==> config.mk <==
export PLATFORM = sky130hd
export DESIGN_NAME = synth_top
export DESIGN_NICKNAME = synth_top
export VERILOG_FILES = /design/flow/design.v
export SDC_FILE = /design/flow/constraint.sdc
export NUM_CORES = 4
export LEC_CHECK = 0
export ABC_AREA = 1
export CAP_MARGIN = 20
export CELL_PAD_IN_SITES_DETAIL_PLACEMENT = 2
export CELL_PAD_IN_SITES_GLOBAL_PLACEMENT = 0
export CORE_ASPECT_RATIO = 0.78
export CORE_MARGIN = 10
export CORE_UTILIZATION = 45
export CTS_CLUSTER_DIAMETER = 292
export GPL_ROUTABILITY_DRIVEN = 0
export GPL_TIMING_DRIVEN = 0
export MAX_ROUTING_LAYER = met4
export MIN_ROUTING_LAYER = met2
export PLACE_DENSITY = 0.37
export SETUP_SLACK_MARGIN = -2.0
export SLEW_MARGIN = 15
export TNS_END_PERCENT = 15
==> run.sh <==
#!/bin/bash
# the make line also repeats each setting of config.mk as NAME=value (left out here)
make -C /OpenROAD-flow-scripts/flow DESIGN_CONFIG=/design/flow/config.mk WORK_HOME=/design/flow/orfs CLKGATE_MAP_FILE= finish
==> constraint.sdc <==
create_clock -name core_clock -period 100.0 [get_ports {clk}]
set_input_delay 20.0000 -clock core_clock [delete_from_list [all_inputs] [get_ports {clk}]]
set_output_delay 20.0000 -clock core_clock [all_outputs]
set_load 0.01 [all_outputs]
==> design.v <==
`timescale 1ns / 1ps
module debounce(pb_debounced, pb, clk);
    output pb_debounced;
    input pb;
    input clk;
    reg [3:0] DFF;
    always @(posedge clk) begin
        DFF[3:1] <= DFF[2:0];
        DFF[0] <= pb;
    end
    assign pb_debounced = (DFF == 4'b1111) ? 1'b1 : 1'b0;
endmodule
module button(clk, btn, rst_n);
    input clk;
    input btn;
    output reg rst_n;
    always @(posedge clk) begin
        rst_n <= ~btn;
    end
endmodule
module one_pulse(clk, signal, op);
    input clk;
    input signal;
    output reg op;
    reg delay;
    always @(posedge clk) begin
        if (signal == 1'b1 && delay == 1'b0)
            op <= 1'b1;
        else
            op <= 1'b0;
        delay <= signal;
    end
endmodule
`timescale 1ns / 1ps
module clock_divider(
    input clk,
    input rst_n,
    input [31:0] num,
    output reg clk_div
    );
    reg [31:0] count;
    wire enough;
    assign enough = count >= num - 32'd1;
    always @(posedge clk) begin
        if (~rst_n || !enough) begin
            clk_div <= 1'b0;
        end else begin            
            clk_div <= 1'b1;
        end
        if (~rst_n || enough) begin
            count <= 32'd0;
        end else begin            
            count <= count + 32'd1;
        end
    end
endmodule
`timescale 1ns / 1ps
module pulse_wave_gen(
    input clk,
    input rst,
    input sample_tick,
    input [15:0]wave_length,  
    input [6:0]amplitude,
    input [5:0] duty,
    output [7:0]out
    );
    wire [15:0] high_length;
    wire [15:0] low_length;
    assign high_length = (wave_length * duty) >> 6;
    assign low_length = wave_length - high_length;
    wire state_transition;
    reg state;
    reg [15:0]sample_count;
    parameter up = 1'b0;
    parameter down = 1'b1;
    always @(posedge clk) begin
        if (state_transition || ~rst) begin
            sample_count <= 16'd0;
        end else begin
            if (sample_tick) 
                sample_count <= sample_count + 16'd1;
            else
                sample_count <= sample_count;
        end
        if (~rst) begin
            state <= up;
        end else begin
            if (state_transition)
                state <= ~state;
            else
                state <= state;
        end
    end
    assign state_transition = (sample_count >= high_length && state == up) || (sample_count >= low_length && state == down);
    assign out = (state == down)? (8'd127 - amplitude) : (8'd127 + amplitude);
endmodule
`timescale 1ns / 1ps
module triangle_wave_gen(
    input clk,
    input rst,
    input sample_tick,
    input [15:0]wave_length,  
    input [6:0]amplitude,
    output [7:0]out
    );
    wire [15:0] first_half_length;
    wire [15:0] second_half_length;
    assign first_half_length = wave_length >> 1;
    assign second_half_length = wave_length - first_half_length;
    wire state_transition;
    reg state;
    reg [15:0]sample_count;
    parameter up = 1'b0;
    parameter down = 1'b1;
    always @(posedge clk) begin
        if (state_transition || ~rst) begin
            sample_count <= 16'd0;
        end else begin
            if (sample_tick) 
                sample_count <= sample_count + 16'd1;
            else
                sample_count <= sample_count;
        end
        if (~rst) begin
            state <= up;
        end else begin
            if (state_transition)
                state <= ~state;
            else
                state <= state;
        end
    end
    assign state_transition = (sample_count >= first_half_length && state == up) || (sample_count >= second_half_length && state == down);
    assign out = (state == up)? (sample_count * amplitude * 2 / first_half_length) + (8'd127 - amplitude) : ((second_half_length - sample_count)* amplitude * 2 / second_half_length) + (8'd127 - amplitude);
endmodule
`timescale 1ns / 1ps
module AD_envelope_gen(
    input clk,
    input rst,
    input sample_tick,
    input [15:0]attack_time,
    input [15:0]decay_time,
    input [6:0] amplitude,
    input note_pressed,
    output [7:0]envelope
    );
    wire note_start;
    one_pulse op1(clk, note_pressed, note_start);
    wire state_transition;
    reg [15:0] sample_count;
    reg [1:0] state;
    wire [1:0] next_state;
    parameter attack = 2'd0;
    parameter decay = 2'd1;
    parameter idle = 2'd2;
    assign state_transition = (sample_count >= attack_time && state == attack) || (sample_count >= decay_time && state == decay) || note_start;
    assign next_state = note_start ? attack : (state + 2'd1);
    always @(posedge clk) begin
        if (~rst) begin
            state <= idle;
        end else begin
            if (state_transition)
                state <= next_state;
            else
                state <= state;
        end
        if (~rst || state_transition) begin
            sample_count <= 16'd0;
        end else begin
            if (sample_tick) begin
                sample_count <= sample_count + 16'd1;
            end else begin
                sample_count <= sample_count;
            end
        end
    end
    reg [11:0] ve;
    always @(posedge clk) begin
        if (~rst) begin
            ve <= 8'd0;
        end else begin
            if (sample_tick) begin
                if (state == attack)
                    ve <= amplitude * sample_count / attack_time;
                else if (state == decay)
                    ve <= amplitude * (decay_time - sample_count) / decay_time;
                else
                    ve <= 8'd0;
            end else begin
                ve <= ve;
            end
        end
    end
    assign envelope = ve > 8'd255 ? 8'd255 : ve[7:0];
endmodule
`timescale 1ns / 1ps
module noise_gen(
    input clk,
    input rst,
    input clk_div,
    input [6:0] amplitude,
    output [7:0] out
    );
    reg [7:0] noise;
    always @(posedge clk) begin
        if (~rst) begin
            noise <= 8'd27;
        end else begin
            if (clk_div) begin
                noise[7] <= noise[6];
                noise[6] <= noise[5];
                noise[5] <= noise[4];
                noise[4] <= noise[3];
                noise[3] <= noise[2];
                noise[2] <= noise[1];
                noise[1] <= noise[0];
                noise[0] <= noise[3] ^ noise[7];
            end else begin
                noise <= noise;
            end
        end
    end
    assign out = ((noise * amplitude) / 16'd127) + 8'd127 - amplitude;
endmodule
`timescale 1ns / 1ps
module mixer(
    input clk,
    input rst,
    input sample_tick,
    input [7:0] in0,
    input [7:0] in1,
    input [7:0] in2,
    input [7:0] in3,
    output reg [7:0] out
    );
    reg [9:0] mixed_value;
    wire [7:0] next_value;
    wire [9:0] sum;
    assign sum = ((in0 + in1) + (in2 + in3));
    always @(posedge clk) begin
        if (~rst) begin
            mixed_value <= 10'd0;
            out <= 8'd127;
        end else begin
            mixed_value <= (sum > 10'd381)? sum - 10'd381 : 10'd0;
            out <= sample_tick ? next_value : out;
        end
    end
    assign next_value = (mixed_value > 10'd255)? 8'd255 : mixed_value[7:0];    
endmodule
`timescale 1ns / 1ps
module PWM_gen (
    input clk,
    input rst,
    input [7:0] duty,
    output reg PWM
);
reg [7:0] count;
always @(posedge clk) begin
    if (~rst) begin
        count <= 8'd0;
        PWM <= 1'b0;
    end else begin
        count <= count + 8'd1;
        if(count < duty)
            PWM <= 1'b1;
        else
            PWM <= 1'b0;
    end
end
endmodule
`timescale 1ns / 1ps
module synth_top(
    input clk,
    input rst,
    input btnL,
    input [15:0] sw,
    output [3:0] led,
	output pmod_1,	 
	output pmod_2,	 
	output pmod_4	 
    );
    wire trigger_noise;
    debounce dn(trigger_noise, btnL, clk);
    assign led = sw[3:0];
    assign pmod_2 = 1'd1;	 
    assign pmod_4 = 1'd1;	 
    wire sample_tick;
    wire noise_tick;
    wire rst_n;
    button br(clk, rst, rst_n);
    clock_divider cd(
        clk,
        rst_n,
        16'd1024,
        sample_tick
    );
    clock_divider cdn(
        clk,
        rst_n,
        {16'd0, 16'b1110_1110_0110_0001},
        noise_tick
    );
    wire wnotecd, wnotecd2;
    clock_divider cdnote(
        clk,
        rst_n,
        32'd250_000,
        wnotecd
    );
    clock_divider cdnote2(
        clk,
        rst_n,
        32'd125_000,
        wnotecd2
    );
    reg [15:0] pulse1_wave_len;
    reg [15:0] pulse2_wave_len;
    reg [15:0] tri_wave_len;
    parameter [0:31] score_amp1 = 32'b1111_1111_1111_1111_0000_0000_0000_0000;
    parameter [0:31] score_amp2 = 32'b1000_0010_1000_0000_0000_0000_0000_0000;
    reg [4:0] score_ptr;
    always @(posedge clk) begin
        if (score_ptr == 5'd0) begin
            pulse2_wave_len <= 16'd148;
        end else begin
            pulse2_wave_len <= 16'd187;
        end
        if (~rst_n) begin
            tri_wave_len <= 16'd1493;
        end else begin
            if (wnotecd) begin
                if (tri_wave_len == 16'd747) begin
                    tri_wave_len <= 16'd1493;
                end else begin
                    tri_wave_len <= 16'd747;
                end
            end else begin
                tri_wave_len <= tri_wave_len;
            end
        end
        if (~rst_n) begin
            pulse1_wave_len <= 16'd373;
        end else begin
            if (wnotecd2) begin
                if (pulse1_wave_len == 16'd373) begin
                    pulse1_wave_len <= 16'd333;
                end else if (pulse1_wave_len == 16'd333) begin
                    pulse1_wave_len <= 16'd296;
                end else if (pulse1_wave_len == 16'd296) begin
                    pulse1_wave_len <= 16'd249;
                end else begin
                    pulse1_wave_len <= 16'd373;
                end
            end else begin
                pulse1_wave_len <= pulse1_wave_len;
            end
        end
        if (~rst_n) begin
            score_ptr <= 5'd0;
        end else begin
            if (wnotecd2) begin
                score_ptr <= score_ptr + 5'd1;
            end else begin
                score_ptr <= score_ptr;
            end
        end
    end
    wire [7:0] pulse1_out;
    wire [7:0] pulse2_out;
    wire [7:0] triangle_out;
    wire [7:0] noise_out;
    wire [7:0] mixer_out;
    pulse_wave_gen pwg1(
        .clk(clk),
        .rst(rst_n),
        .sample_tick(sample_tick),
        .wave_length(pulse1_wave_len),  
        .amplitude(7'd7 * score_amp1[score_ptr]),
        .duty(31),
        .out(pulse1_out)
    );
    pulse_wave_gen pwg2(
        .clk(clk),
        .rst(rst_n),
        .sample_tick(sample_tick),
        .wave_length(pulse2_wave_len),  
        .amplitude(7'd15 * score_amp2[score_ptr]),
        .duty(8),
        .out(pulse2_out)
    );
    triangle_wave_gen twg(
        .clk(clk),
        .rst(rst_n),
        .sample_tick(sample_tick),
        .wave_length(tri_wave_len),  
        .amplitude(127),
        .out(triangle_out)
    );
    wire [7:0] noise_envelope;
    AD_envelope_gen noise_ad(
    .clk(clk),
    .rst(rst_n),
    .sample_tick(sample_tick),
    .attack_time(200),
    .decay_time(5000),
    .amplitude(127),
    .note_pressed(trigger_noise),
    .envelope(noise_envelope)
    );
    noise_gen ng(
        .clk(clk),
        .rst(rst_n),
        .clk_div(noise_tick),
        .amplitude(noise_envelope),
        .out(noise_out)
    );
    reg [7:0] pulse1;
    reg [7:0] pulse2;
    reg [7:0] triangle;
    reg [7:0] noise;
    always @(posedge clk) begin
        if (sw[3])
            pulse1 <= pulse1_out;
        else
            pulse1 <= 8'd127;
        if (sw[2])
            pulse2 <= pulse2_out;
        else
            pulse2 <= 8'd127;
        if (sw[1])
            triangle <= triangle_out;
        else
            triangle <= 8'd127;
        if (sw[0])
            noise <= noise_out;
        else
            noise <= 8'd127;
    end
    mixer mx(
        .clk(clk),
        .rst(rst_n),
        .sample_tick(sample_tick),
        .in0(pulse1),
        .in1(pulse2),
        .in2(triangle),
        .in3(noise),
        .out(mixer_out)
    );
    PWM_gen audio_out(
        .clk(clk),
        .rst(rst_n),
        .duty(mixer_out),
        .PWM(pmod_1)
    );
endmodule
==> results.py, run 1 <==
# Auto-generated metrics
metrics = {
    "synthesis": {
        "synth-xor-area-share_pct": 8.668,
        "netlist.top_cell.by_area": "ha_1",
        "synth_largest_type_area_fraction_pct": 18.37,
        "yosysMostFrequentCell": "nand2_1",
        "yosys_warnings": 18,
        "synth-edff-count": 0,
        "synth-cells-yosys": 7830,
        "synth.cellmix.simpleShare_pct": 29.04,
        "logic_family": "simple AND/OR/NAND/NOR gates",
        "synth.yosys.chip_area_sq_um": 53340,
        "top_cells_by_area": "ha_1 18%, nand2_1 12%, dfxtp_1 11%",
        "flop_cell": "dfxtp_1",
        "synthTopCellsByCount": "1716 x nand2_1, 1288 x inv_1, 783 x ha_1",
        "adder_share_pct": 27.38,
        "synth-seq-area-share_pct": 10.92,
        "numSynthFlops": 291,
        "post_synth_inst_count": 7830,
        "synth.cell_area_sq_um": 53340,
        "asyncSetResetFlopFracSynth_pct": 0,
        "synth_area_per_cell_sq_um": 6.812,
        "post_synth_mux_area_share_pct": 0.05630,
        "yosysUniqueCellTypes": 84,
        "compound_share_synth_pct": 12.76,
    },
    "outcome": {
        "first-error": "[ERROR DPL-0033] detailed placement checks failed during check placement.",
        "outcome.stop_stage": "detailed placement",
        "run_status": "aborted with a tool error",
    },
    "placed_design": {
        "place.port_buffers": 10,
    },
    "floorplan": {
        "die_y_microns": 324.1,
        "core_area_sq_um": 117600,
        "initCoreUtil_pct": 45.34,
        "ios": 26,
        "chip_area_sq_um": 132800,
        "row_count": 111,
        "die_x_microns": 409.8,
    },
}
stage by stage:
step           TNS [ps]  instances  setup WS [ps]
2_1_floorplan         0       7904          10210
3_3_place_gp     -23030       9496         -10450
==> run 2, diff against run 1 <==
Settings changed: CELL_PAD_IN_SITES_DETAIL_PLACEMENT 2 to not set, CELL_PAD_IN_SITES_GLOBAL_PLACEMENT 0 to not set, CORE_ASPECT_RATIO 0.78 to not set, CORE_MARGIN 10 to 2, CORE_UTILIZATION 45 to 68, CTS_CLUSTER_DIAMETER 292 to 250, GPL_ROUTABILITY_DRIVEN 0 to not set, GPL_TIMING_DRIVEN 0 to not set, HOLD_SLACK_MARGIN set to -0.08, MAX_ROUTING_LAYER met4 to not set, MIN_ROUTING_LAYER met2 to not set, PLACE_DENSITY 0.37 to not set, SETUP_SLACK_MARGIN -2.0 to not set, SLEW_MARGIN 15 to 20, TNS_END_PERCENT 15 to 5.
Clock period 100.0 ns to 68.0 ns, I/O delays scaled along.
==> results.py, run 2 <==
# Auto-generated metrics
metrics = {
    "outcome": {
        "run_status": "aborted with a tool error",
        "outcome.stop_stage": "global routing",
        "first-error": "[ERROR GRT-0232] Routing congestion too high. Check the congestion heatmap in the GUI.",
    },
    "synthesis": {
        "logic_family": "simple AND/OR/NAND/NOR gates",
        "yosys_warnings": 18,
        "numSynthFlops": 291,
        "synth.yosys.chip_area_sq_um": 53340,
        "synth_largest_type_area_fraction_pct": 18.37,
        "synth_area_per_cell_sq_um": 6.812,
        "yosysUniqueCellTypes": 84,
        "asyncSetResetFlopFracSynth_pct": 0,
        "synth-cells-yosys": 7830,
        "synthTopCellsByCount": "1716 x nand2_1, 1288 x inv_1, 783 x ha_1",
        "post_synth_mux_area_share_pct": 0.05630,
        "flop_cell": "dfxtp_1",
        "compound_share_synth_pct": 12.76,
        "netlist.top_cell.by_area": "ha_1",
        "synth.cell_area_sq_um": 53340,
        "synth-seq-area-share_pct": 10.92,
        "yosysMostFrequentCell": "nand2_1",
        "top_cells_by_area": "ha_1 18%, nand2_1 12%, dfxtp_1 11%",
        "post_synth_inst_count": 7830,
        "synth-edff-count": 0,
        "adder_share_pct": 27.38,
        "synth.cellmix.simpleShare_pct": 29.04,
        "synth-xor-area-share_pct": 8.668,
    },
    "global_route": {
        "overflow": 2890,
        "global_route.usage.total_pct": 95.71,
    },
    "floorplan": {
        "core_area_sq_um": 77590,
        "ios": 26,
        "initCoreUtil_pct": 68.74,
        "die_y_microns": 284.1,
        "chip_area_sq_um": 80690,
        "row_count": 102,
        "die_x_microns": 284.1,
    },
    "placed_design": {
        "place.port_buffers": 11,
        "place_area_sq_um": 66980,
        "finalWeightedCongestion": 0.9249,
        "placedCellCount": 10470,
        "dp.final_hpwl_mm": 122.0,
    },
    "clocking": {
        "htreeDepth": 1,
        "max-clock-path-buffers": 3,
        "cts.sink_count": 291,
        "tritoncts.num_buffers": 29,
        "clk_root_buffer_cell": "clkbuf_16",
    },
}
==> run 2: repair_timing <==
item | CTS
gates resized | 161
hold buffers | 0
endpoints found under the setup margin | 4
pin swaps | 162
gates cloned | 2
setup buffers | 278
==> run 2: per-layer routing <==
layer  GRT overflow  track usage, %
met5             12           69.76
met4            706           102.2
met3            218           86.04
met2           1783           108.9
met1            171           90.61
==> run 2: stage by stage <==
step / TNS (ps) / worst slack [ps]
after floorplan: -35140 / -12300
after CTS: -13790 / -6802
after detailed placement: -25150 / -10130
after global placement: -14370 / -7101
==> run 3, diff against run 2 <==
Settings changed: CORE_UTILIZATION 68 to 72, CTS_CLUSTER_DIAMETER 250 to not set, CTS_CLUSTER_SIZE set to 100, HOLD_SLACK_MARGIN -0.08 to not set, PLACE_DENSITY_LB_ADDON set to 0.02, TNS_END_PERCENT 5 to not set.
Clock period 68.0 ns to 75.8 ns, I/O delays scaled along.
==> results.py, run 3 <==
# Synthesis and PnR figures
metrics = {
    "synthesis": {
        "numSynthFlops": 291,
        "synth-edff-count": 0,
        "post_synth_inst_count": 7830,
        "top_cells_by_area": "ha_1 18%, nand2_1 12%, dfxtp_1 11%",
        "compound_share_synth_pct": 12.76,
        "synth_area_per_cell_sq_um": 6.812,
        "yosysUniqueCellTypes": 84,
        "yosysMostFrequentCell": "nand2_1",
        "flop_cell": "dfxtp_1",
        "yosys_warnings": 18,
        "synthTopCellsByCount": "1716 x nand2_1, 1288 x inv_1, 783 x ha_1",
        "synth.yosys.chip_area_sq_um": 53340,
        "synth_largest_type_area_fraction_pct": 18.37,
        "logic_family": "simple AND/OR/NAND/NOR gates",
        "post_synth_mux_area_share_pct": 0.05630,
        "netlist.top_cell.by_area": "ha_1",
        "adder_share_pct": 27.38,
        "synth-cells-yosys": 7830,
        "synth.cell_area_sq_um": 53340,
        "synth-xor-area-share_pct": 8.668,
        "asyncSetResetFlopFracSynth_pct": 0,
        "synth-seq-area-share_pct": 10.92,
        "synth.cellmix.simpleShare_pct": 29.04,
    },
    "critical_path": {
        "timing.critical_path.required_ps": 76300,
        "r2r.worst_path.cells": 636,
        "worstSetupEndpointType": "register",
        "timing.critical_path.from": "tri_wave_len[9]",
        "crit-reg2reg-capture": "triangle[0]",
        "cpLargestDelayFamily": "AND-OR/OR-AND gates",
        "rrSetupSlack_ps": -6640,
        "crit-reg2reg-launch": "tri_wave_len[9]",
        "cp_num_cells": 636,
        "start_kind": "register",
        "cp_slowest_cell": "o21ai_2",
        "critPathMaxFanout": 14,
        "path_class": "reg2reg",
        "worst_setup_path_endpoint": "triangle[0]",
        "crit_buf_inv": 126,
        "slowest_delay_ps": 540,
        "path_common_cell": "nand2_2",
        "worst-endpoint-arrival_ps": 82940,
    },
    "flow_run": {
        "max_cap_violations": 0,
        "stage_log_warnings": 127,
    },
    "drt": {
        "wire_per_inst_microns": 17.85,
        "post_drt_via_cell_ratio": 6.001,
        "initialDrtViolationCount": 4963,
        "drt_drc_violations_left": 0,
        "vias": 57990,
        "antenna_violating_nets_post_route": 0,
        "drt-total-wl_mm": 172.5,
        "detailedRoute.firstPassIterationCount": 13,
    },
    "global_route": {
        "antenna_violations_before_repair": 6,
        "global_route.usage.total_pct": 35.21,
        "met3_usage_pct": 3.490,
        "grt_busiest_layer": "met2",
        "via_count_of_the_first_global_routing_pass": 52110,
        "grt_pass1_wl_mm": 231.7,
        "largest_net_degree_at_the_start_of_global_routing": 50,
        "overflow": 0,
        "global_route.usage.met2_pct": 65.28,
        "use_met1_pct": 40.71,
    },
    "final_timing": {
        "layout_worst_path_cycle_share_pct": 108.8,
        "grt_setup_unrepaired": "true",
        "finalMaxSlewViolations": 0,
        "max_slew_margin_pct": 9.155,
        "fin_crit_period_ps": 82440,
        "setup_violations": 3,
        "final_critical_path_setup_slack_ps": -6643,
        "achievable-frequency_ghz": 0.01213,
        "finClkSkew_ps": 29.53,
        "tightestPinTransition_ps": 1348,
        "hold_violations": 0,
    },
    "floorplan": {
        "ios": 26,
        "row_count": 99,
        "core_area_sq_um": 73210,
        "chip_area_sq_um": 76270,
        "initCoreUtil_pct": 72.86,
        "die_y_microns": 276.2,
        "die_x_microns": 276.2,
    },
    "clocking": {
        "clk_root_buffer_cell": "clkbuf_16",
        "htreeDepth": 1,
        "clk_transition_reported_paths_ps": 70,
        "max-clock-path-buffers": 3,
        "cts.sink_count": 291,
        "clock_insertion_delay_worst_skew_ps": 600,
        "tritoncts": "done",
        "tritoncts.num_buffers": 30,
    },
    "placed_design": {
        "dp.final_hpwl_mm": 106.9,
        "dp_slack_ps": -2040,
        "finalWeightedCongestion": 0.9534,
        "place.port_buffers": 11,
    },
    "final_layout": {
        "final_nets": 9723,
        "final.fill_count": 3952,
        "areaGrowthSynthToFinish_pct": 20.78,
    },
    "worst_hold_path": {
        "hp-class": "reg2reg",
        "hold_path_startpoint": "dn.DFF[2]",
        "worst_hold_path.num_cells": 0,
        "timing.hold.worst_endpoint": "dn.DFF[3]",
    },
    "outcome": {
        "run_status": "complete, but fails checks",
        "failed_layout_checks": "negative setup slack",
    },
}
[run 3: what timing repair did]
| action | in CTS | in global routing |
|---|---|---|
| resized | 70 | 481 |
| cloned | 0 | 8 |
| setup buffers | 107 | 214 |
| hold buffers | 0 | 0 |
| pin swaps | 65 | 386 |
| setup endpoints to repair | 2 | 4 |
[run 3: through the flow]
| step | setup TNS, ps | cells | instance area [sq um] | hold WS (ps) | utilization (%) |
|---|---|---|---|---|---|
| global placement | 0 | 9280 | 58630 | 333.6 | 80.08 |
| global route | -25310 | 9662 | 64410 | 363.2 | 87.99 |
| floorplan | -6832 | 7904 | 54330 | 330.6 | - |
| detailed placement | -2330 | 9280 | 58630 | 339.4 | 80.08 |
| CTS | 0 | 9441 | 60740 | 352.4 | 82.97 |
| finish | -13160 | 9663 | 64420 | 353.1 | 87.99 |
[run 3: cell type report]
| cell class | count | area (sq um) | share of cell area [%] |
|---|---|---|---|
| antenna | 1 | 2.502 | 0.003885 |
| clock buffer | 35 | 799.5 | 1.241 |
| clock inverter | 19 | 251.5 | 0.3904 |
| inverter | 1383 | 5301 | 8.230 |
| multi-input combinational | 6116 | 44270 | 68.72 |
| sequential | 291 | 5836 | 9.059 |
| tap | 959 | 1200 | 1.863 |
| timing repair buffer | 856 | 6730 | 10.45 |
| timing repair inverter | 3 | 26.28 | 0.04079 |
[run 3: layer usage]
| metal | part of all wire, % | vias up | wire length (microns) |
|---|---|---|---|
| li1 | - | 26840 | - |
| met1 | 36 | 26620 | 61800 |
| met2 | 47 | 3173 | 80780 |
| met3 | 8.9 | 1337 | 15270 |
| met4 | 8.4 | 8 | 14560 |
| met5 | 0.031 | - | 53 |
==> run 4, diff against run 3 <==
Settings changed: ABC_AREA 1 to not set, CELL_PAD_IN_SITES_GLOBAL_PLACEMENT set to 3, CORE_MARGIN 2 to 9, CTS_CLUSTER_SIZE 100 to 64, GPL_TIMING_DRIVEN set to 0, HOLD_SLACK_MARGIN set to -0.01, MIN_ROUTING_LAYER set to met1, PLACE_DENSITY_LB_ADDON 0.02 to 0.22, SETUP_SLACK_MARGIN set to 5.0, TNS_END_PERCENT set to 100.
Clock period 75.8 ns to 84.9 ns, I/O delays scaled along.
==> results.py, run 4 <==
# Auto-generated metrics
metrics = {
    "outcome": {
        "run_status": "aborted with a tool error",
        "outcome.stop_stage": "global placement without I/O",
        "first-error": "[ERROR FLW-0024] Place density exceeds 1.0 (current PLACE_DENSITY_LB_ADDON =  0.22). Please check if the value of  PLACE_DENSITY_LB_ADDON is between 0 and 0.99.",
    },
    "synthesis": {
        "netlist.top_cell.by_area": "ha_1",
        "compound_share_synth_pct": 23.02,
        "post_synth_inst_count": 6403,
        "post_synth_mux_area_share_pct": 3.213,
        "synth_area_per_cell_sq_um": 7.980,
        "synthTopCellsByCount": "783 x ha_1, 529 x nand2_1, 479 x nor2_1",
        "synth.cellmix.simpleShare_pct": 20.62,
        "yosysMostFrequentCell": "ha_1",
        "synth.cell_area_sq_um": 51100,
        "numSynthFlops": 291,
        "synth-cells-yosys": 6403,
        "adder_share_pct": 28.75,
        "top_cells_by_area": "ha_1 19%, dfxtp_1 11%, fa_1 9.4%",
        "synth-edff-count": 0,
        "yosys_warnings": 18,
        "asyncSetResetFlopFracSynth_pct": 0,
        "synth-seq-area-share_pct": 11.40,
        "yosysUniqueCellTypes": 128,
        "synth.yosys.chip_area_sq_um": 51100,
        "logic_family": "adder cells",
        "flop_cell": "dfxtp_1",
        "synth_largest_type_area_fraction_pct": 19.17,
        "synth-xor-area-share_pct": 8.220,
    },
    "floorplan": {
        "die_y_microns": 284.4,
        "die_x_microns": 284.4,
        "chip_area_sq_um": 80890,
        "initCoreUtil_pct": 72.84,
        "row_count": 97,
        "core_area_sq_um": 70150,
    },
}
==> run 5, diff against run 4 <==
Settings changed: ABC_AREA set to 1, CELL_PAD_IN_SITES_GLOBAL_PLACEMENT 3 to not set, CORE_ASPECT_RATIO set to 0.89, CORE_MARGIN 9 to 10, CORE_UTILIZATION 72 to 46, CTS_CLUSTER_SIZE 64 to 11, HOLD_SLACK_MARGIN -0.01 to not set, MAX_ROUTING_LAYER set to met5, MIN_ROUTING_LAYER met1 to not set, PLACE_DENSITY set to 0.62, PLACE_DENSITY_LB_ADDON 0.22 to not set, SETUP_SLACK_MARGIN 5.0 to 3.78, SLEW_MARGIN 20 to 10, TNS_END_PERCENT 100 to 50.
Clock period 84.9 ns to 100.0 ns, I/O delays scaled along.
==> results.py, run 5 <==
# Synthesis and PnR figures
metrics = {
    "outcome": {
        "run_status": "timing/DRC/antenna clean",
    },
    "synthesis": {
        "adder_share_pct": 27.38,
        "synth-cells-yosys": 7830,
        "numSynthFlops": 291,
        "synth-edff-count": 0,
        "asyncSetResetFlopFracSynth_pct": 0,
        "yosys_warnings": 18,
        "post_synth_inst_count": 7830,
        "netlist.top_cell.by_area": "ha_1",
        "synth-xor-area-share_pct": 8.668,
        "synth_largest_type_area_fraction_pct": 18.37,
        "compound_share_synth_pct": 12.76,
        "synth.yosys.chip_area_sq_um": 53340,
        "flop_cell": "dfxtp_1",
        "synth.cell_area_sq_um": 53340,
        "yosysUniqueCellTypes": 84,
        "logic_family": "simple AND/OR/NAND/NOR gates",
        "post_synth_mux_area_share_pct": 0.05630,
        "synth_area_per_cell_sq_um": 6.812,
        "synth-seq-area-share_pct": 10.92,
        "synthTopCellsByCount": "1716 x nand2_1, 1288 x inv_1, 783 x ha_1",
        "top_cells_by_area": "ha_1 18%, nand2_1 12%, dfxtp_1 11%",
        "yosysMostFrequentCell": "nand2_1",
        "synth.cellmix.simpleShare_pct": 29.04,
    },
    "flow_run": {
        "stage_log_warnings": 125,
        "max_cap_violations": 0,
    },
    "final_timing": {
        "hold_violations": 0,
        "finClkSkew_ps": 30.49,
        "tightestPinTransition_ps": 1021,
        "worst_hold_slack_ps": 346.8,
        "max_slew_margin_pct": 31.95,
        "achievable-frequency_ghz": 0.01137,
        "layout_worst_path_cycle_share_pct": 87.95,
        "finalMaxSlewViolations": 0,
        "fin_crit_period_ps": 87950,
        "grt_setup_unrepaired": "false",
        "setup_violations": 0,
    },
    "clocking": {
        "clk_root_buffer_cell": "clkbuf_16",
        "max-clock-path-buffers": 3,
        "tritoncts": "done",
        "postCtsHoldBufs": 0,
        "htreeDepth": 1,
        "tritoncts.num_buffers": 31,
        "clk_transition_reported_paths_ps": 60,
        "clock_insertion_delay_worst_skew_ps": 610,
        "cts.sink_count": 291,
    },
    "critical_path": {
        "worst-endpoint-arrival_ps": 88440,
        "path_common_cell": "nand2_1",
        "worstSetupEndpointType": "register",
        "crit_buf_inv": 154,
        "critPathMaxFanout": 10,
        "crit-reg2reg-launch": "tri_wave_len[9]",
        "timing.critical_path.required_ps": 100480,
        "slowest_delay_ps": 430,
        "cpLargestDelayFamily": "AND-OR/OR-AND gates",
        "rrSetupSlack_ps": 12050,
        "r2r.worst_path.cells": 693,
        "cp_num_cells": 693,
        "cp_slowest_cell": "a2111oi_2",
        "crit-reg2reg-capture": "triangle[0]",
        "timing.critical_path.from": "tri_wave_len[9]",
        "path_class": "reg2reg",
        "start_kind": "register",
        "worst_setup_path_endpoint": "triangle[0]",
    },
    "global_route": {
        "global_route.usage.total_pct": 19.17,
        "largest_net_degree_at_the_start_of_global_routing": 34,
        "via_count_of_the_first_global_routing_pass": 45130,
        "overflow": 0,
        "antenna_violations_before_repair": 1,
        "grt_pass1_wl_mm": 216.2,
    },
    "worst_hold_path": {
        "worst_hold_path.num_cells": 0,
        "timing.hold.worst_endpoint": "dn.DFF[3]",
        "hold_path_startpoint": "dn.DFF[2]",
        "hp-class": "reg2reg",
    },
    "final_layout": {
        "final_nets": 9097,
        "final_core_utilization_pct": 50.97,
        "multiInputGateArea_sq_um": 42610,
        "areaGrowthSynthToFinish_pct": 9.677,
        "seq_area_sq_um": 5833,
        "final.fill_count": 11600,
    },
    "drt": {
        "initialDrtViolationCount": 2249,
        "antenna_cells_inserted": 0,
        "vias": 47920,
        "drt_drc_violations_left": 0,
        "drt-total-wl_mm": 128.3,
        "wire_per_inst_microns": 13.35,
        "detailedRoute.firstPassIterationCount": 7,
        "antenna_violating_nets_post_route": 0,
        "post_drt_via_cell_ratio": 4.988,
    },
    "placed_design": {
        "place.port_buffers": 10,
        "finalWeightedCongestion": 0.8856,
        "dp.final_hpwl_mm": 106.4,
    },
    "floorplan": {
        "chip_area_sq_um": 130000,
        "core_area_sq_um": 114800,
        "die_x_microns": 380.9,
        "initCoreUtil_pct": 46.47,
        "ios": 26,
        "row_count": 117,
        "die_y_microns": 341.2,
    },
}
==> run 5: area by class of cell <==
type                            count  area share [%]
Tap cell                         1547           3.309
Timing Repair Buffer              118           1.867
Sequential cell                   291           9.972
Buffer                            114           1.572
Inverter                         1383           8.975
Clock buffer                       35           1.352
Clock inverter                      4          0.1091
Multi-Input combinational cell   6116           72.84
==> run 5: repair_timing <==
item / 4_1_cts / 5_1_grt
pin swaps: 7 / 93
setup buffers: 10 / 86
endpoints found under the setup margin: 3 / 4
gates resized: 86 / 255
==> run 5: routing by layer <==
layer	track usage, %	wire length (microns)
met5	0	13
met4	2.414	1540
met3	2.212	4946
met2	32.16	57470
met1	26.92	64300
==> run 5: per-stage QoR <==
step | instances | area, sq um | setup TNS, ps | setup slack (ps)
6_report | 9608 | 58500 | 0 | 12050
5_1_grt | 9608 | 58500 | 0 | 3194
4_1_cts | 9521 | 57100 | 0 | 3787
3_5_place_dp | 9472 | 55960 | -7183 | -4631
3_3_place_gp | 9461 | 55650 | -14400 | -7471
2_1_floorplan | 7904 | 53610 | 0 | 10210
==> run 6, diff against run 5 <==
Settings changed: CAP_MARGIN 20 to 0, CORE_ASPECT_RATIO 0.89 to not set, CORE_MARGIN 10 to 2, CORE_UTILIZATION 46 to 70, CTS_CLUSTER_DIAMETER set to 383, CTS_CLUSTER_SIZE 11 to 34, GPL_ROUTABILITY_DRIVEN set to 1, GPL_TIMING_DRIVEN 0 to not set, MAX_ROUTING_LAYER met5 to met4, PLACE_DENSITY 0.62 to 0.64, SETUP_SLACK_MARGIN 3.78 to 5.0, SLEW_MARGIN 10 to 20, TNS_END_PERCENT 50 to not set.
Clock period 100.0 ns to 76.3 ns, I/O delays scaled along.
==> results.py, run 6 <==
# Auto-generated metrics
metrics = {
    "synthesis": {
        "post_synth_mux_area_share_pct": 0.05630,
        "synth-seq-area-share_pct": 10.92,
        "flop_cell": "dfxtp_1",
        "synth_area_per_cell_sq_um": 6.812,
        "synthTopCellsByCount": "1716 x nand2_1, 1288 x inv_1, 783 x ha_1",
        "adder_share_pct": 27.38,
        "post_synth_inst_count": 7830,
        "synth.yosys.chip_area_sq_um": 53340,
        "yosys_warnings": 18,
        "synth.cell_area_sq_um": 53340,
        "asyncSetResetFlopFracSynth_pct": 0,
        "synth-edff-count": 0,
        "synth_largest_type_area_fraction_pct": 18.37,
        "compound_share_synth_pct": 12.76,
        "synth.cellmix.simpleShare_pct": 29.04,
        "top_cells_by_area": "ha_1 18%, nand2_1 12%, dfxtp_1 11%",
        "synth-cells-yosys": 7830,
        "numSynthFlops": 291,
        "yosysUniqueCellTypes": 84,
        "netlist.top_cell.by_area": "ha_1",
        "yosysMostFrequentCell": "nand2_1",
        "synth-xor-area-share_pct": 8.668,
        "logic_family": "simple AND/OR/NAND/NOR gates",
    },
    "outcome": {
        "outcome.stop_stage": "global routing",
        "run_status": "aborted with a tool error",
        "first-error": "[ERROR GRT-0232] Routing congestion too high. Check the congestion heatmap in the GUI.",
    },
    "clocking": {
        "cts.sink_count": 291,
        "tritoncts.num_buffers": 12,
        "max-clock-path-buffers": 3,
        "postCtsHoldBufs": 0,
        "htreeDepth": 1,
        "clk_root_buffer_cell": "clkbuf_16",
    },
    "placed_design": {
        "placedCellCount": 9098,
        "place.port_buffers": 11,
        "place_area_sq_um": 57310,
        "dp.final_hpwl_mm": 103.1,
        "finalWeightedCongestion": 0.9399,
    },
    "global_route": {
        "global_route.usage.total_pct": 62.95,
        "overflow": 58,
    },
    "floorplan": {
        "chip_area_sq_um": 78420,
        "row_count": 101,
        "initCoreUtil_pct": 70.46,
        "die_x_microns": 280.0,
        "die_y_microns": 280.0,
        "core_area_sq_um": 75700,
        "ios": 26,
    },
}
## run 6: through the flow
stage               setup slack (ps)  TNS [ps]
floorplan                      -3061     -4422
CTS                             2548         0
global placement              -343.2    -343.2
detailed placement             -2275     -2512
## run 6: per-layer routing
| metal | overflow | GRT usage, % |
|---|---|---|
| met5 | - | - |
| met4 | 20 | 52.09 |
| met1 | 2 | 64.49 |
| met3 | 6 | 44.16 |
| met2 | 30 | 80.43 |
## run 6: timing repair
| item | in CTS |
|---|---|
| cloned | 12 |
| pin swaps | 233 |
| gates resized | 184 |
| setup buffers | 421 |
| endpoints found under the hold margin | 0 |
| endpoints found under the setup margin | 3 |
==> run 7, diff against run 6 <==
Settings changed: CAP_MARGIN 0 to 5, CTS_CLUSTER_DIAMETER 383 to 212, CTS_CLUSTER_SIZE 34 to not set, GPL_ROUTABILITY_DRIVEN 1 to not set, MAX_ROUTING_LAYER met4 to not set, PLACE_DENSITY 0.64 to not set, SETUP_SLACK_MARGIN 5.0 to not set.
Clock period 76.3 ns to 68.4 ns, I/O delays scaled along.
==> results.py, run 7 <==
# Auto-generated metrics
metrics = {
    "outcome": {
        "run_status": "aborted with a tool error",
        "outcome.stop_stage": "global routing",
        "first-error": "[ERROR GRT-0116] Global routing finished with congestion. Check the congestion regions in the DRC Viewer.",
    },
    "synthesis": {
        "synth-edff-count": 0,
        "yosysMostFrequentCell": "nand2_1",
        "synth.cell_area_sq_um": 53340,
        "adder_share_pct": 27.38,
        "netlist.top_cell.by_area": "ha_1",
        "post_synth_mux_area_share_pct": 0.05630,
        "numSynthFlops": 291,
        "synthTopCellsByCount": "1716 x nand2_1, 1288 x inv_1, 783 x ha_1",
        "synth-xor-area-share_pct": 8.668,
        "yosysUniqueCellTypes": 84,
        "synth-cells-yosys": 7830,
        "logic_family": "simple AND/OR/NAND/NOR gates",
        "synth.yosys.chip_area_sq_um": 53340,
        "asyncSetResetFlopFracSynth_pct": 0,
        "synth-seq-area-share_pct": 10.92,
        "flop_cell": "dfxtp_1",
        "top_cells_by_area": "ha_1 18%, nand2_1 12%, dfxtp_1 11%",
        "synth.cellmix.simpleShare_pct": 29.04,
        "synth_area_per_cell_sq_um": 6.812,
        "synth_largest_type_area_fraction_pct": 18.37,
        "yosys_warnings": 18,
        "compound_share_synth_pct": 12.76,
        "post_synth_inst_count": 7830,
    },
    "floorplan": {
        "chip_area_sq_um": 78420,
        "core_area_sq_um": 75700,
        "ios": 26,
        "die_x_microns": 280.0,
        "die_y_microns": 280.0,
        "initCoreUtil_pct": 70.46,
        "row_count": 101,
    },
    "placed_design": {
        "dp.final_hpwl_mm": 127.0,
        "placedCellCount": 10400,
        "finalWeightedCongestion": 0.9561,
        "place_area_sq_um": 67150,
        "place.port_buffers": 11,
        "dp_slack_ps": -9778,
    },
    "clocking": {
        "max-clock-path-buffers": 3,
        "htreeDepth": 1,
        "cts.sink_count": 291,
        "clk_root_buffer_cell": "clkbuf_16",
        "tritoncts.num_buffers": 27,
    },
    "global_route": {
        "overflow": 439,
        "global_route.usage.total_pct": 81.07,
    },
}
-- run 7: routing by layer --
metal,global-route usage (%),GRT overflow
met3,64.57,15
met4,91.47,194
met2,98.27,216
met1,76.89,12
met5,37.96,2
-- run 7: timing repair --
item,CTS
gates resized,197
gates cloned,7
buffers inserted,421
endpoints found under the setup margin,4
hold buffers,0
pin swaps,257
==> run 8, diff against run 7 <==
Settings changed: CAP_MARGIN 5 to 20, CORE_UTILIZATION 70 to 58, CTS_CLUSTER_DIAMETER 212 to 245.
Clock period 68.4 ns to 56.1 ns, I/O delays scaled along.
==> results.py, run 8 <==
# Auto-generated metrics
metrics = {
    "placed_design": {
        "dp_slack_ps": -18280,
        "place_area_sq_um": 67940,
        "dp.final_hpwl_mm": 122.2,
        "finalWeightedCongestion": 0.9432,
        "place.port_buffers": 11,
        "placedCellCount": 10680,
    },
    "global_route": {
        "global_route.usage.total_pct": 65.25,
        "overflow": 237,
    },
    "synthesis": {
        "logic_family": "simple AND/OR/NAND/NOR gates",
        "yosys_warnings": 18,
        "synthTopCellsByCount": "1716 x nand2_1, 1288 x inv_1, 783 x ha_1",
        "compound_share_synth_pct": 12.76,
        "synth.cellmix.simpleShare_pct": 29.04,
        "post_synth_mux_area_share_pct": 0.05630,
        "synth-cells-yosys": 7830,
        "synth.yosys.chip_area_sq_um": 53340,
        "synth-seq-area-share_pct": 10.92,
        "asyncSetResetFlopFracSynth_pct": 0,
        "synth_area_per_cell_sq_um": 6.812,
        "adder_share_pct": 27.38,
        "yosysUniqueCellTypes": 84,
        "yosysMostFrequentCell": "nand2_1",
        "synth-edff-count": 0,
        "flop_cell": "dfxtp_1",
        "synth_largest_type_area_fraction_pct": 18.37,
        "synth.cell_area_sq_um": 53340,
        "netlist.top_cell.by_area": "ha_1",
        "numSynthFlops": 291,
        "top_cells_by_area": "ha_1 18%, nand2_1 12%, dfxtp_1 11%",
        "post_synth_inst_count": 7830,
        "synth-xor-area-share_pct": 8.668,
    },
    "floorplan": {
        "die_y_microns": 307.2,
        "initCoreUtil_pct": 58.36,
        "core_area_sq_um": 91390,
        "ios": 26,
        "row_count": 111,
        "chip_area_sq_um": 94400,
        "die_x_microns": 307.2,
    },
    "clocking": {
        "tritoncts.num_buffers": 27,
        "postCtsHoldBufs": 0,
        "clk_root_buffer_cell": "clkbuf_16",
        "max-clock-path-buffers": 3,
        "htreeDepth": 1,
        "cts.sink_count": 291,
    },
    "outcome": {
        "run_status": "aborted with a tool error",
        "first-error": "[ERROR GRT-0232] Routing congestion too high. Check the congestion heatmap in the GUI.",
        "outcome.stop_stage": "global routing",
    },
}
run 8: layer usage:
metal / overflow / GRT usage, %
met1: 28 / 68.74
met2: 130 / 82.75
met3: 23 / 50.66
met4: 56 / 48.60
met5: 0 / 36.49
run 8: per-stage QoR:
stage	TNS, ps	util, %
after floorplan	-101440	-
after global placement	-53400	74.34
after detailed placement	-71440	74.34
after CTS	-52990	81.33
run 8: repair_timing:
action,4_1_cts
gates resized,190
setup buffers,620
gates cloned,8
pin swaps,325
setup endpoints to repair,7
hold endpoints to repair,0
==> run 9, diff against run 8 <==
Settings changed: CORE_UTILIZATION 58 to 70, CTS_CLUSTER_DIAMETER 245 to 230, CTS_CLUSTER_SIZE set to 40.
Clock period 56.1 ns to 67.2 ns, I/O delays scaled along.
==> results.py, run 9 <==
# Auto-generated metrics
metrics = {
    "placed_design": {
        "finalWeightedCongestion": 0.9728,
        "dp.final_hpwl_mm": 130.7,
        "place.port_buffers": 11,
        "dp_slack_ps": -11110,
        "place_area_sq_um": 67190,
    },
    "synthesis": {
        "synthTopCellsByCount": "1716 x nand2_1, 1288 x inv_1, 783 x ha_1",
        "post_synth_mux_area_share_pct": 0.05630,
        "netlist.top_cell.by_area": "ha_1",
        "synth-xor-area-share_pct": 8.668,
        "post_synth_inst_count": 7830,
        "synth_area_per_cell_sq_um": 6.812,
        "synth.cell_area_sq_um": 53340,
        "numSynthFlops": 291,
        "synth_largest_type_area_fraction_pct": 18.37,
        "flop_cell": "dfxtp_1",
        "synth-cells-yosys": 7830,
        "synth-seq-area-share_pct": 10.92,
        "yosysMostFrequentCell": "nand2_1",
        "yosysUniqueCellTypes": 84,
        "compound_share_synth_pct": 12.76,
        "yosys_warnings": 18,
        "adder_share_pct": 27.38,
        "synth-edff-count": 0,
        "logic_family": "simple AND/OR/NAND/NOR gates",
        "synth.cellmix.simpleShare_pct": 29.04,
        "synth.yosys.chip_area_sq_um": 53340,
        "asyncSetResetFlopFracSynth_pct": 0,
        "top_cells_by_area": "ha_1 18%, nand2_1 12%, dfxtp_1 11%",
    },
    "floorplan": {
        "row_count": 101,
        "die_y_microns": 280.0,
        "initCoreUtil_pct": 70.46,
        "die_x_microns": 280.0,
        "chip_area_sq_um": 78420,
        "core_area_sq_um": 75700,
        "ios": 26,
    },
    "outcome": {
        "run_status": "aborted with a tool error",
        "first-error": "[ERROR GRT-0116] Global routing finished with congestion. Check the congestion regions in the DRC Viewer.",
        "outcome.stop_stage": "global routing",
    },
    "global_route": {
        "global_route.usage.total_pct": 106.4,
        "overflow": 10780,
    },
    "clocking": {
        "htreeDepth": 1,
        "postCtsHoldBufs": 0,
        "tritoncts.num_buffers": 11,
        "cts.sink_count": 291,
        "max-clock-path-buffers": 3,
        "clk_root_buffer_cell": "clkbuf_16",
    },
}
[run 9: through the flow]
step	std cells	utilization, %
floorplan	7904	-
global placement	10400	88.76
detailed placement	10400	88.76
CTS	10950	95.53
[run 9: repair_timing]
| action | in CTS |
|---|---|
| gates cloned | 7 |
| gates resized | 172 |
| setup endpoints to repair | 4 |
| setup buffers | 526 |
| pin swaps | 239 |
[run 9: metal layers]
layer  overflow  GRT usage, %
met2       3681         114.0
met3       1802         101.9
met4       1051         85.86
met5        251         96.87
met1       3995         111.6
==> run 10, diff against run 9 <==
Settings changed: CORE_UTILIZATION 70 to 68, CTS_CLUSTER_DIAMETER 230 to 307, CTS_CLUSTER_SIZE 40 to 78, HOLD_SLACK_MARGIN set to -0.08, TNS_END_PERCENT set to 5.
Clock period 67.2 ns to 61.7 ns, I/O delays scaled along.
==> results.py, run 10 <==
# Auto-generated metrics
metrics = {
    "outcome": {
        "run_status": "aborted with a tool error",
        "outcome.stop_stage": "global routing",
        "first-error": "[ERROR GRT-0232] Routing congestion too high. Check the congestion heatmap in the GUI.",
    },
    "floorplan": {
        "row_count": 102,
        "initCoreUtil_pct": 68.74,
        "die_y_microns": 284.1,
        "core_area_sq_um": 77590,
        "die_x_microns": 284.1,
        "ios": 26,
        "chip_area_sq_um": 80690,
    },
    "synthesis": {
        "synth_area_per_cell_sq_um": 6.812,
        "synth-seq-area-share_pct": 10.92,
        "top_cells_by_area": "ha_1 18%, nand2_1 12%, dfxtp_1 11%",
        "synth.cell_area_sq_um": 53340,
        "logic_family": "simple AND/OR/NAND/NOR gates",
        "synth-xor-area-share_pct": 8.668,
        "netlist.top_cell.by_area": "ha_1",
        "yosysMostFrequentCell": "nand2_1",
        "compound_share_synth_pct": 12.76,
        "yosys_warnings": 18,
        "post_synth_inst_count": 7830,
        "synth-edff-count": 0,
        "numSynthFlops": 291,
        "asyncSetResetFlopFracSynth_pct": 0,
        "synthTopCellsByCount": "1716 x nand2_1, 1288 x inv_1, 783 x ha_1",
        "synth.cellmix.simpleShare_pct": 29.04,
        "adder_share_pct": 27.38,
        "post_synth_mux_area_share_pct": 0.05630,
        "synth-cells-yosys": 7830,
        "flop_cell": "dfxtp_1",
        "synth.yosys.chip_area_sq_um": 53340,
        "synth_largest_type_area_fraction_pct": 18.37,
        "yosysUniqueCellTypes": 84,
    },
    "clocking": {
        "max-clock-path-buffers": 3,
        "cts.sink_count": 291,
        "tritoncts.num_buffers": 7,
        "htreeDepth": 1,
        "clk_root_buffer_cell": "clkbuf_16",
        "postCtsHoldBufs": 0,
    },
    "placed_design": {
        "dp_slack_ps": -16150,
        "dp.final_hpwl_mm": 123.9,
        "finalWeightedCongestion": 0.9483,
        "placedCellCount": 10440,
        "place.port_buffers": 11,
    },
    "global_route": {
        "global_route.usage.total_pct": 91.44,
        "overflow": 3487,
    },
}
run 10: layer usage:
layer | overflow | global-route usage (%)
met1 | 107 | 85.50
met2 | 2512 | 112.2
met5 | 9 | 53.21
met4 | 785 | 97.66
met3 | 74 | 75.01
run 10: timing repair:
action / 4_1_cts
setup buffers: 343
pin swaps: 164
resized: 152
setup endpoints to repair: 6
hold endpoints to repair: 0
run 10: stage by stage:
| stage | hold slack (ps) | area, sq um | setup TNS, ps |
|---|---|---|---|
| 2_1_floorplan | 330.6 | 54280 | -69690 |
| 3_3_place_gp | 334.5 | 66820 | -38500 |
| 3_5_place_dp | 345.2 | 66820 | -55140 |
| 4_1_cts | 373.8 | 70120 | -37980 |
==> run 11, diff against run 10 <==
Settings changed: CAP_MARGIN 20 to 40, CORE_UTILIZATION 68 to 65, CTS_CLUSTER_DIAMETER 307 to 383, CTS_CLUSTER_SIZE 78 to not set, GPL_ROUTABILITY_DRIVEN set to 1, HOLD_SLACK_MARGIN -0.08 to not set, SETUP_SLACK_MARGIN set to -2.0, SLEW_MARGIN 20 to 35, TNS_END_PERCENT 5 to not set.
Clock period 61.7 ns to 68.8 ns, I/O delays scaled along.
==> results.py, run 11 <==
# Synthesis and PnR figures
metrics = {
    "drt": {
        "detailedRoute.firstPassIterationCount": 10,
        "met1_length_mm": 67.16,
        "wire_per_inst_microns": 15.11,
        "initialDrtViolationCount": 4254,
        "antenna_violating_nets_post_route": 0,
        "met3_layer_wire_length_in_the_routed_design_mm": 9.566,
        "antenna_cells_inserted": 0,
        "vias": 58700,
        "drt-total-wl_mm": 163.2,
        "drt_drc_violations_left": 0,
        "maxUsedRoutingLayer": "met5",
        "route.met2.wl_mm": 78.86,
        "post_drt_via_cell_ratio": 5.436,
    },
    "flow_run": {
        "stage_log_warnings": 130,
        "max_cap_violations": 0,
    },
    "synthesis": {
        "synth_largest_type_area_fraction_pct": 18.37,
        "numSynthFlops": 291,
        "synth-xor-area-share_pct": 8.668,
        "synth-cells-yosys": 7830,
        "netlist.top_cell.by_area": "ha_1",
        "flop_cell": "dfxtp_1",
        "synth.cellmix.simpleShare_pct": 29.04,
        "logic_family": "simple AND/OR/NAND/NOR gates",
        "post_synth_inst_count": 7830,
        "yosysUniqueCellTypes": 84,
        "adder_share_pct": 27.38,
        "synth.yosys.chip_area_sq_um": 53340,
        "post_synth_mux_area_share_pct": 0.05630,
        "synth_area_per_cell_sq_um": 6.812,
        "synth-seq-area-share_pct": 10.92,
        "yosys_warnings": 18,
        "yosysMostFrequentCell": "nand2_1",
        "synthTopCellsByCount": "1716 x nand2_1, 1288 x inv_1, 783 x ha_1",
        "top_cells_by_area": "ha_1 18%, nand2_1 12%, dfxtp_1 11%",
        "synth-edff-count": 0,
        "compound_share_synth_pct": 12.76,
        "synth.cell_area_sq_um": 53340,
        "asyncSetResetFlopFracSynth_pct": 0,
    },
    "final_timing": {
        "tightestPinTransition_ps": 1077,
        "grt_setup_unrepaired": "true",
        "final_critical_path_setup_slack_ps": -9172,
        "worst_hold_slack_ps": 355.3,
        "setup_violations": 4,
        "fin_crit_period_ps": 77970,
        "finClkSkew_ps": 16.88,
        "hold_violations": 0,
        "max_slew_margin_pct": 27.45,
        "achievable-frequency_ghz": 0.01283,
        "setup_tns_ps": -21960,
        "finalMaxSlewViolations": 0,
        "layout_worst_path_cycle_share_pct": 113.3,
    },
    "final_layout": {
        "final_nets": 10750,
        "final.fill_count": 4766,
        "areaGrowthSynthToFinish_pct": 32.78,
    },
    "floorplan": {
        "die_y_microns": 290.5,
        "initCoreUtil_pct": 65.27,
        "row_count": 105,
        "ios": 26,
        "chip_area_sq_um": 84360,
        "core_area_sq_um": 81720,
        "die_x_microns": 290.5,
    },
    "clocking": {
        "max-clock-path-buffers": 3,
        "clock_insertion_delay_worst_skew_ps": 570,
        "cts.sink_count": 291,
        "htreeDepth": 1,
        "clk_transition_reported_paths_ps": 70,
        "clk_root_buffer_cell": "clkbuf_16",
        "tritoncts.num_buffers": 27,
        "tritoncts": "done",
    },
    "worst_hold_path": {
        "worst_hold_path.num_cells": 0,
        "hold_path_startpoint": "dn.DFF[2]",
        "timing.hold.worst_endpoint": "dn.DFF[3]",
        "hp-class": "reg2reg",
    },
    "critical_path": {
        "cpLargestDelayFamily": "AND-OR/OR-AND gates",
        "slowest_delay_ps": 440,
        "worst-endpoint-arrival_ps": 78420,
        "rrSetupSlack_ps": -9170,
        "cp_num_cells": 647,
        "timing.critical_path.from": "tri_wave_len[8]",
        "crit-reg2reg-launch": "tri_wave_len[8]",
        "r2r.worst_path.cells": 647,
        "path_common_cell": "nand2_1",
        "path_class": "reg2reg",
        "timing.critical_path.required_ps": 69250,
        "cp_slowest_cell": "a2111oi_2",
        "start_kind": "register",
        "worstSetupEndpointType": "register",
        "critPathMaxFanout": 13,
        "worst_setup_path_endpoint": "triangle[0]",
        "crit-reg2reg-capture": "triangle[0]",
        "crit_buf_inv": 135,
    },
    "global_route": {
        "antenna_violations_before_repair": 2,
        "grt_pass1_wl_mm": 257.9,
        "via_count_of_the_first_global_routing_pass": 57370,
        "global_route.usage.total_pct": 35.54,
        "largest_net_degree_at_the_start_of_global_routing": 49,
        "overflow": 0,
    },
    "placed_design": {
        "finalWeightedCongestion": 0.9285,
        "place.port_buffers": 11,
        "dp.final_hpwl_mm": 118.2,
    },
    "outcome": {
        "failed_layout_checks": "negative setup slack",
        "run_status": "complete, but fails checks",
    },
}
-- run 11: cell type report --
cell class | instances | area, sq um | share of cell area, %
clock buffer | 36 | 749.5 | 1.058
clock inverter | 11 | 146.4 | 0.2067
inverter | 1383 | 5288 | 7.466
multi-input combinational | 6118 | 43150 | 60.93
sequential | 291 | 5832 | 8.235
tap | 1070 | 1339 | 1.890
timing repair buffer | 1885 | 14280 | 20.17
timing repair inverter | 4 | 30.03 | 0.04240
-- run 11: timing repair --
| action | CTS | global route |
|---|---|---|
| resized | 63 | 117 |
| pin swaps | 121 | 162 |
| buffers inserted | 163 | 76 |
| endpoints found under the setup margin | 3 | 5 |
| gates cloned | 3 | 3 |
| hold buffers | 0 | 0 |
-- run 11: per-layer routing --
metal  track usage [%]  vias up
met4             12.66        2
met2             64.95     2010
met3             2.944      667
li1                  -    28850
met5                 0        -
met1             43.56    27170
-- run 11: per-stage QoR --
| stage | area, sq um | utilization (%) | std cells | setup WS (ps) |
|---|---|---|---|---|
| finish | 70820 | 86.67 | 10800 | -9172 |
| global route | 70820 | 86.67 | 10800 | -14740 |
| CTS | 69780 | 85.39 | 10720 | -6278 |
| detailed placement | 67390 | 82.47 | 10510 | -8421 |
| global placement | 67390 | 82.46 | 10510 | -6053 |
| floorplan | 54610 | - | 7904 | -10380 |
==> run 12, diff against run 11 <==
Settings changed: ABC_AREA 1 to 0, CAP_MARGIN 40 to 15, CORE_ASPECT_RATIO set to 0.66, CORE_MARGIN 2 to 5, CORE_UTILIZATION 65 to 51, CTS_CLUSTER_DIAMETER 383 to not set, GPL_ROUTABILITY_DRIVEN 1 to not set, MAX_ROUTING_LAYER set to met4, MIN_ROUTING_LAYER set to met1, PLACE_DENSITY_LB_ADDON set to 0.14, SETUP_SLACK_MARGIN -2.0 to -0.66, SLEW_MARGIN 35 to 40, TNS_END_PERCENT set to 15.
Clock period 68.8 ns to 82.9 ns, I/O delays scaled along.
==> results.py, run 12 <==
# Synthesis and PnR figures
metrics = {
    "clocking": {
        "cts.sink_count": 291,
        "htreeDepth": 2,
        "clk_transition_reported_paths_ps": 60,
        "clock_insertion_delay_worst_skew_ps": 560,
        "tritoncts.num_buffers": 35,
        "clk_root_buffer_cell": "clkbuf_16",
        "postCtsHoldBufs": 0,
        "tritoncts": "done",
        "max-clock-path-buffers": 3,
    },
    "critical_path": {
        "crit-reg2reg-launch": "tri_wave_len[8]",
        "crit-reg2reg-capture": "triangle[0]",
        "timing.critical_path.from": "tri_wave_len[8]",
        "path_common_cell": "o21a_1",
        "r2r.worst_path.cells": 461,
        "path_class": "reg2reg",
        "cpLargestDelayFamily": "AND-OR/OR-AND gates",
        "start_kind": "register",
        "crit_buf_inv": 25,
        "worstSetupEndpointType": "register",
        "worst-endpoint-arrival_ps": 90290,
        "timing.critical_path.required_ps": 83310,
        "cp_slowest_cell": "or4b_4",
        "cp_num_cells": 461,
        "worst_setup_path_endpoint": "triangle[0]",
        "slowest_delay_ps": 590,
        "rrSetupSlack_ps": -6970,
        "critPathMaxFanout": 16,
    },
    "floorplan": {
        "die_x_microns": 399.6,
        "die_y_microns": 267.2,
        "core_area_sq_um": 99500,
        "ios": 26,
        "initCoreUtil_pct": 51.36,
        "chip_area_sq_um": 106800,
        "row_count": 94,
    },
    "global_route": {
        "global_route.usage.total_pct": 28.34,
        "grt_pass1_wl_mm": 248.1,
        "overflow": 0,
        "largest_net_degree_at_the_start_of_global_routing": 60,
        "via_count_of_the_first_global_routing_pass": 49520,
        "antenna_violations_before_repair": 0,
    },
    "final_timing": {
        "worst_hold_slack_ps": 343.0,
        "fin_crit_period_ps": 89870,
        "finalMaxSlewViolations": 0,
        "tightestPinTransition_ps": 821.4,
        "layout_worst_path_cycle_share_pct": 108.4,
        "setup_tns_ps": -10560,
        "achievable-frequency_ghz": 0.01113,
        "setup_violations": 2,
        "finClkSkew_ps": 16.04,
        "grt_setup_unrepaired": "true",
        "hold_violations": 0,
        "max_slew_margin_pct": 44.84,
        "final_critical_path_setup_slack_ps": -6973,
    },
    "worst_hold_path": {
        "worst_hold_path.num_cells": 0,
        "timing.hold.worst_endpoint": "dn.DFF[2]",
        "hold_path_startpoint": "dn.DFF[1]",
        "hp-class": "reg2reg",
    },
    "synthesis": {
        "netlist.top_cell.by_area": "ha_1",
        "synth.cellmix.simpleShare_pct": 20.62,
        "yosysMostFrequentCell": "ha_1",
        "numSynthFlops": 291,
        "post_synth_inst_count": 6403,
        "logic_family": "adder cells",
        "flop_cell": "dfxtp_1",
        "synth.cell_area_sq_um": 51100,
        "synth-cells-yosys": 6403,
        "post_synth_mux_area_share_pct": 3.213,
        "synth_area_per_cell_sq_um": 7.980,
        "synth-edff-count": 0,
        "adder_share_pct": 28.75,
        "synth-seq-area-share_pct": 11.40,
        "yosysUniqueCellTypes": 128,
        "synth-xor-area-share_pct": 8.220,
        "yosys_warnings": 18,
        "synth_largest_type_area_fraction_pct": 19.17,
        "top_cells_by_area": "ha_1 19%, dfxtp_1 11%, fa_1 9.4%",
        "synth.yosys.chip_area_sq_um": 51100,
        "asyncSetResetFlopFracSynth_pct": 0,
        "compound_share_synth_pct": 23.02,
        "synthTopCellsByCount": "783 x ha_1, 529 x nand2_1, 479 x nor2_1",
    },
    "drt": {
        "drt_drc_violations_left": 0,
        "vias": 51110,
        "detailedRoute.firstPassIterationCount": 6,
        "antenna_cells_inserted": 0,
        "post_drt_via_cell_ratio": 5.564,
        "wire_per_inst_microns": 16.22,
        "drt-total-wl_mm": 149.0,
        "antenna_violating_nets_post_route": 0,
        "initialDrtViolationCount": 3653,
    },
    "final_layout": {
        "seq_area_sq_um": 5834,
        "final.fill_count": 8611,
        "final_non_filler_cells": 9186,
        "final_core_utilization_pct": 66.25,
        "final_area_sq_um": 65920,
        "multiInputGateArea_sq_um": 44310,
        "final_nets": 8860,
        "areaGrowthSynthToFinish_pct": 29.01,
    },
    "placed_design": {
        "place.port_buffers": 11,
        "placedCellCount": 9081,
        "dp.final_hpwl_mm": 122.5,
        "place_area_sq_um": 63940,
        "dp_slack_ps": -7342,
        "finalWeightedCongestion": 0.9575,
    },
    "outcome": {
        "failed_layout_checks": "negative setup slack",
        "run_status": "complete, but fails checks",
    },
    "flow_run": {
        "stage_log_warnings": 128,
        "max_cap_violations": 0,
    },
}
==> run 12: final cells by class <==
class	instances	share of cell area, %
clock inverters	19	0.3644
clock buffers	42	1.429
well taps	1344	2.551
inverters	477	2.727
multi-input cells	5551	67.22
flip-flops and latches	291	8.850
repair buffers	1462	16.86
==> run 12: what timing repair did <==
action | CTS | global route
pin swaps | 26 | 62
setup endpoints to repair | 2 | 4
gates cloned | 0 | 0
gates resized | 48 | 45
setup buffers | 24 | 22
==> run 12: layer usage <==
layer | wire length [microns] | track usage [%]
met1 | 76710 | 41.92
met4 | 2133 | 4.182
met2 | 60900 | 41.79
met5 | 0 | -
met3 | 9280 | 3.994
